== run 1 ==
==> flow/design.v (excerpt) <==
module multiplier (
    output Ready,
    output Valid,
    output [31:0] R,
    input [15:0] X,
    input [15:0] Y,
    input Clk,
    input Rst
);
Size in the first run: ~1300 cells after synthesis, about 38 flip-flops, about 68 I/O pins.
==> flow/config.mk <==
export PLATFORM = sky130hd
export DESIGN_NAME = multiplier
export DESIGN_NICKNAME = multiplier
export VERILOG_FILES = /design/flow/design.v
export SDC_FILE = /design/flow/constraint.sdc
export NUM_CORES = 4
export LEC_CHECK = 0
export ABC_AREA = 1
export CAP_MARGIN = 20
export CELL_PAD_IN_SITES_DETAIL_PLACEMENT = 2
export CORE_MARGIN = 5
export CORE_UTILIZATION = 64
export CTS_CLUSTER_DIAMETER = 245
export GPL_ROUTABILITY_DRIVEN = 0
export GPL_TIMING_DRIVEN = 1
export MAX_ROUTING_LAYER = met4
export PLACE_DENSITY_LB_ADDON = 0.01
export SETUP_SLACK_MARGIN = -0.7
export SLEW_MARGIN = 35
==> flow/constraint.sdc <==
create_clock -name core_clock -period 12.9 [get_ports {Clk}]
set_input_delay 2.5800 -clock core_clock [delete_from_list [all_inputs] [get_ports {Clk}]]
set_output_delay 2.5800 -clock core_clock [all_outputs]
set_load 0.01 [all_outputs]
run.sh (not shown) runs the stock make flow with config.mk's settings and CLKGATE_MAP_FILE=.
Run 1 did not finish: a tool error stopped it during detailed placement.
--- input diff run 1..run 2 ---
- clearing MAX_ROUTING_LAYER, which used to be met4
- clearing SETUP_SLACK_MARGIN, which used to be -0.7
- swapping 5 for 2 in CORE_MARGIN
- swapping 1 for 0 in GPL_TIMING_DRIVEN
- swapping 64 for 40 in CORE_UTILIZATION
- clearing ABC_AREA, which used to be 1
- swapping 35 for 20 in SLEW_MARGIN
- clearing GPL_ROUTABILITY_DRIVEN, which used to be 0
- clearing CTS_CLUSTER_DIAMETER, which used to be 245
- clearing CELL_PAD_IN_SITES_DETAIL_PLACEMENT, which used to be 2
- swapping 12.9 for 13.0 in the clock period (ns, I/O delays scaled along)
Findings:
The final report for run 2 shows a completed flow and a layout that fails verification, specifically setup timing. Run 2 vs. run 1: die size rose 0.012 mm^2; combined area of all synthesized cells rose 0.0019 mm^2; sequential cell area fraction in the yosys report fell 1.4 points; distinct cell type count after synthesis rose 23; area fraction in full adders, half adders and majority gates fell 5.2 points. Relative to run 1, the overall die height measured on run 2 has increased by more than a quarter. Run 2 against run 1: area of the placeable core rose about 90%; gate count after technology mapping grew by 232; post-synthesis share of cell area spent on xor and xnor gates increased 3.5 points; post-synthesis compound-gate area fraction saw an increase.
[inputs] run 3 vs run 2
- GPL_TIMING_DRIVEN: 0 -> unset
- SETUP_SLACK_MARGIN: unset -> -0.67
- PLACE_DENSITY_LB_ADDON: 0.01 -> unset
- TNS_END_PERCENT: unset -> 40
- CORE_UTILIZATION: 40 -> 65
- the clock period (ns, I/O delays scaled along): 13.0 -> 11.1
Run 3 vs run 2 — number of filler instances in the final layout dropped 1817.
Run 3: complete, dirty (setup timing)
Delta (run 3 minus run 2): clock network power share barely changed, minimum setup slack in the final design moved down.

* * *

Starting RTL as in the previous note.
## multiplier
module multiplier (
    output Ready,
    output Valid,
    output [31:0] R,
    input [15:0] X,
    input [15:0] Y,
    input Clk,
    input Rst
);
    wire [31:0] tmpR;
    Mul mul_1 (tmpR, X, Y);
    Outputer o_0 (Ready, Valid, R, tmpR, Clk, Rst);
endmodule
Settings: LEC_CHECK=0, CAP_MARGIN=20, CELL_PAD_IN_SITES_DETAIL_PLACEMENT=0, CORE_ASPECT_RATIO=1.88, CORE_MARGIN=2, CORE_UTILIZATION=28, CTS_CLUSTER_SIZE=75, MIN_ROUTING_LAYER=met2, SETUP_SLACK_MARGIN=0.69, SLEW_MARGIN=10, TNS_END_PERCENT=70; clock period 14.3 ns.
The baseline completed with no timing, DRC or antenna violations.
Next try:
- CELL_PAD_IN_SITES_DETAIL_PLACEMENT: 0 -> default
- CORE_ASPECT_RATIO: 1.88 -> default
- CORE_UTILIZATION: 28 -> 40
- CTS_CLUSTER_SIZE: 75 -> default
- MIN_ROUTING_LAYER: met2 -> default
- SETUP_SLACK_MARGIN: 0.69 -> default
- SLEW_MARGIN: 10 -> 20
- TNS_END_PERCENT: 70 -> default
- clock period: 14.3 -> 13.0 ns (I/O delays scaled with it)
After rerunning: The new run completed without violations. Power fell by 4.4%. Sequential share of layout area increases by 0.18 points. Worst setup slack loses 600 ps. Cell count decreases by 6.5%. First-iteration DRC count decreases by 72%. Core utilization rises by 14 points. Flip-flop count is unchanged. Via count came out lower by 29%. Routed wire length fell by 31%.
Next try:
- CORE_UTILIZATION: 40 -> 66
- SETUP_SLACK_MARGIN: default -> 2.14
- clock period: 13.0 -> 8.75 ns (I/O delays scaled with it)
Effect: The new run ended with an error in 5_1_grt with GRT-0116; area after synthesis is unchanged; die size shrinks by 39%; synthesized cell count is unchanged.
Next try:
- CORE_UTILIZATION: 66 -> 31
- SETUP_SLACK_MARGIN: 2.14 -> default
- clock period: 8.75 -> 12.7 ns (I/O delays scaled with it)
Result: This time the run finished with timing, DRC and antenna clean; die area came out higher by about 110%; area after synthesis stays the same; synthesized cell count does not change.
Next try:
- CORE_UTILIZATION: 31 -> 40
Effect: Final area goes down by 2.1%. Setup slack got worse by 55 ps. Die area came out lower by 22%. Hold slack gains 9.8 ps. Synthesized area does not change. First-iteration DRC count rose by 16%. Routed wire length decreases by 4.5%.
Next try:
- ABC_AREA: default -> 1
- CORE_UTILIZATION: 40 -> 70
- CTS_CLUSTER_DIAMETER: default -> 28
- SETUP_SLACK_MARGIN: default -> 2.14
- clock period: 12.7 -> 8.75 ns (I/O delays scaled with it)
Effect: This time the run failed in 4_1_cts; area after synthesis goes down by about a fifth; die area went down by well over a third; synthesized cell count came out lower by about a fifth.

* * *

multiplier again, from the RTL that the note above started with.
Settings: LEC_CHECK=0, ABC_AREA=1, CAP_MARGIN=35, CELL_PAD_IN_SITES_DETAIL_PLACEMENT=0, CORE_MARGIN=2, CORE_UTILIZATION=50, CTS_CLUSTER_DIAMETER=260, CTS_CLUSTER_SIZE=98, GPL_ROUTABILITY_DRIVEN=0, HOLD_SLACK_MARGIN=0.24, MAX_ROUTING_LAYER=met4, PLACE_DENSITY_LB_ADDON=0.3, SLEW_MARGIN=5, TNS_END_PERCENT=5; clock period 15.0 ns.
Then changed:
ABC_AREA = 0   (was 1)
CORE_ASPECT_RATIO = 0.5   (was not set)
CORE_MARGIN = 10   (was 2)
HOLD_SLACK_MARGIN = 0.28   (was 0.24)
Result:
- design area rose by 19%
- count of clock-buffer cells in the layout fell by 1
- wire length rose by 33%
- utilization rose by 0.65 points
- setup slack is worse by 250 ps
- power rose by 1.3%

* * *

## main
Starting RTL as in the previous note.
clock: 13.0 ns
lec_check: 0
abc_area: 1
cap_margin: 5
core_margin: 2
core_utilization: 40
cts_cluster_diameter: 382
cts_cluster_size: 35
slew_margin: 20
tns_end_percent: 10
main finished all stages; the layout is clean.
## Diff of input files: the feature branch against main
Settings: CAP_MARGIN now 20, was 5; CTS_CLUSTER_DIAMETER now 288, was 382; PLACE_DENSITY now 0.36, previously not set; CORE_UTILIZATION now 69, was 40; CTS_CLUSTER_SIZE now 99, was 35; the clock period (ns, I/O delays scaled along) now 4.9, was 13.0.
Notes after the runs:
Stage in which a tool error killed the feature branch: clock tree synthesis.
Post-detailed-placement half-perimeter wirelength grows by a little under 10% when moving from main to the feature branch.
Diff main -> the feature branch: row count -14; total core area fell 10000 um^2; post-synth tally of flip-flops with integrated enable shows no meaningful change.
The feature branch — post-placement cell count 1.0% higher, main as reference
The feature branch reports a higher placer congestion estimate than main does.
From main to the feature branch the numbers moved as follows: area of the die fell by 10000 um^2, pre-CTS setup slack now sits lower.

* * *

multiplier again, from the RTL that the note above started with.
clock: 12.5 ns
lec_check: 0
cap_margin: 10
cell_pad_in_sites_global_placement: 3
core_aspect_ratio: 1.36
core_margin: 2
core_utilization: 19
cts_cluster_size: 73
gpl_routability_driven: 0
gpl_timing_driven: 0
place_density_lb_addon: 0.18
setup_slack_margin: 2.62
slew_margin: 20
The starting point finished with setup timing left.
Rerun with:
Settings changed: ABC_AREA from default to 1, CAP_MARGIN 10 to 20, CELL_PAD_IN_SITES_GLOBAL_PLACEMENT 3 to default, CORE_ASPECT_RATIO 1.36 to default, CORE_UTILIZATION 19 to 69, CTS_CLUSTER_SIZE 73 to 99, GPL_ROUTABILITY_DRIVEN 0 to default, GPL_TIMING_DRIVEN 0 to default, PLACE_DENSITY from default to 0.36, PLACE_DENSITY_LB_ADDON 0.18 to default, SETUP_SLACK_MARGIN 2.62 to default.
Clock period 12.5 ns to 5.66 ns, I/O delays scaled along.
Result: With this change the flow died in clock tree synthesis, error DPL-0038; synthesized area is lower by about 17%; synthesized cell count drops by about 15%; die area came out lower by 76%.
Rerun with:
Settings changed: CORE_ASPECT_RATIO from default to 0.7, CORE_UTILIZATION 69 to 72, CTS_CLUSTER_DIAMETER from default to 305.
=> The new run never finished: it broke off in clock tree synthesis. Synthesized area stays the same. Synthesized cell count is unchanged. Die size decreases by 3.9%.
Rerun with:
Settings changed: ABC_AREA 1 to default, CORE_ASPECT_RATIO 0.7 to default, CORE_UTILIZATION 72 to 27, CTS_CLUSTER_DIAMETER 305 to default, CTS_CLUSTER_SIZE 99 to default, PLACE_DENSITY 0.36 to default.
Clock period 5.66 ns to 14.6 ns, I/O delays scaled along.
Result: With this change the flow went through all stages and came out clean; synthesized area increases by 20%; synthesized cell count came out higher by 17%; die size is higher to 3.1 times its value.
Rerun with:
Settings changed: CORE_UTILIZATION 27 to 57.
Clock period 14.6 ns to 7.03 ns, I/O delays scaled along.
This time the run completed and failed the layout checks on setup timing.
Worst setup slack gets worse by 5.1 ns.
Final area is higher by 16%.
Combinational power is higher to 3.5 times its value.
Sequential power is higher by 110%.
Core utilization is higher by 47 points.
Clock skew stays flat.
Cell count is lower by 0.60%.
Via count is higher by 17%.
Routed wire length is higher by 10%.
Clock power is higher by about 100%.
Non-clock buffer count is higher by 260.
Rerun with:
Settings changed: CORE_UTILIZATION 57 to 68, CTS_CLUSTER_SIZE from default to 88, HOLD_SLACK_MARGIN from default to -0.08, TNS_END_PERCENT from default to 5.
Clock period 7.03 ns to 11.9 ns, I/O delays scaled along.
Outcome: The new run reached the layout checks and failed them: setup timing; routed wire length went down by about 4.3%; sequential share of layout area climbs by 0.38 points; cell count decreases by 7.0%; utilization climbs by 8.3 points; power went down by about 50%; register-to-register slack improves by 5.2 ns; worst setup slack improves by 3.6 ns; global-route usage came out higher by 8.0 points; worst hold slack is about the same; via count is lower by about 0.5%; combinational power decreases by 52%.
Power is estimated from default activity; no workload was simulated.
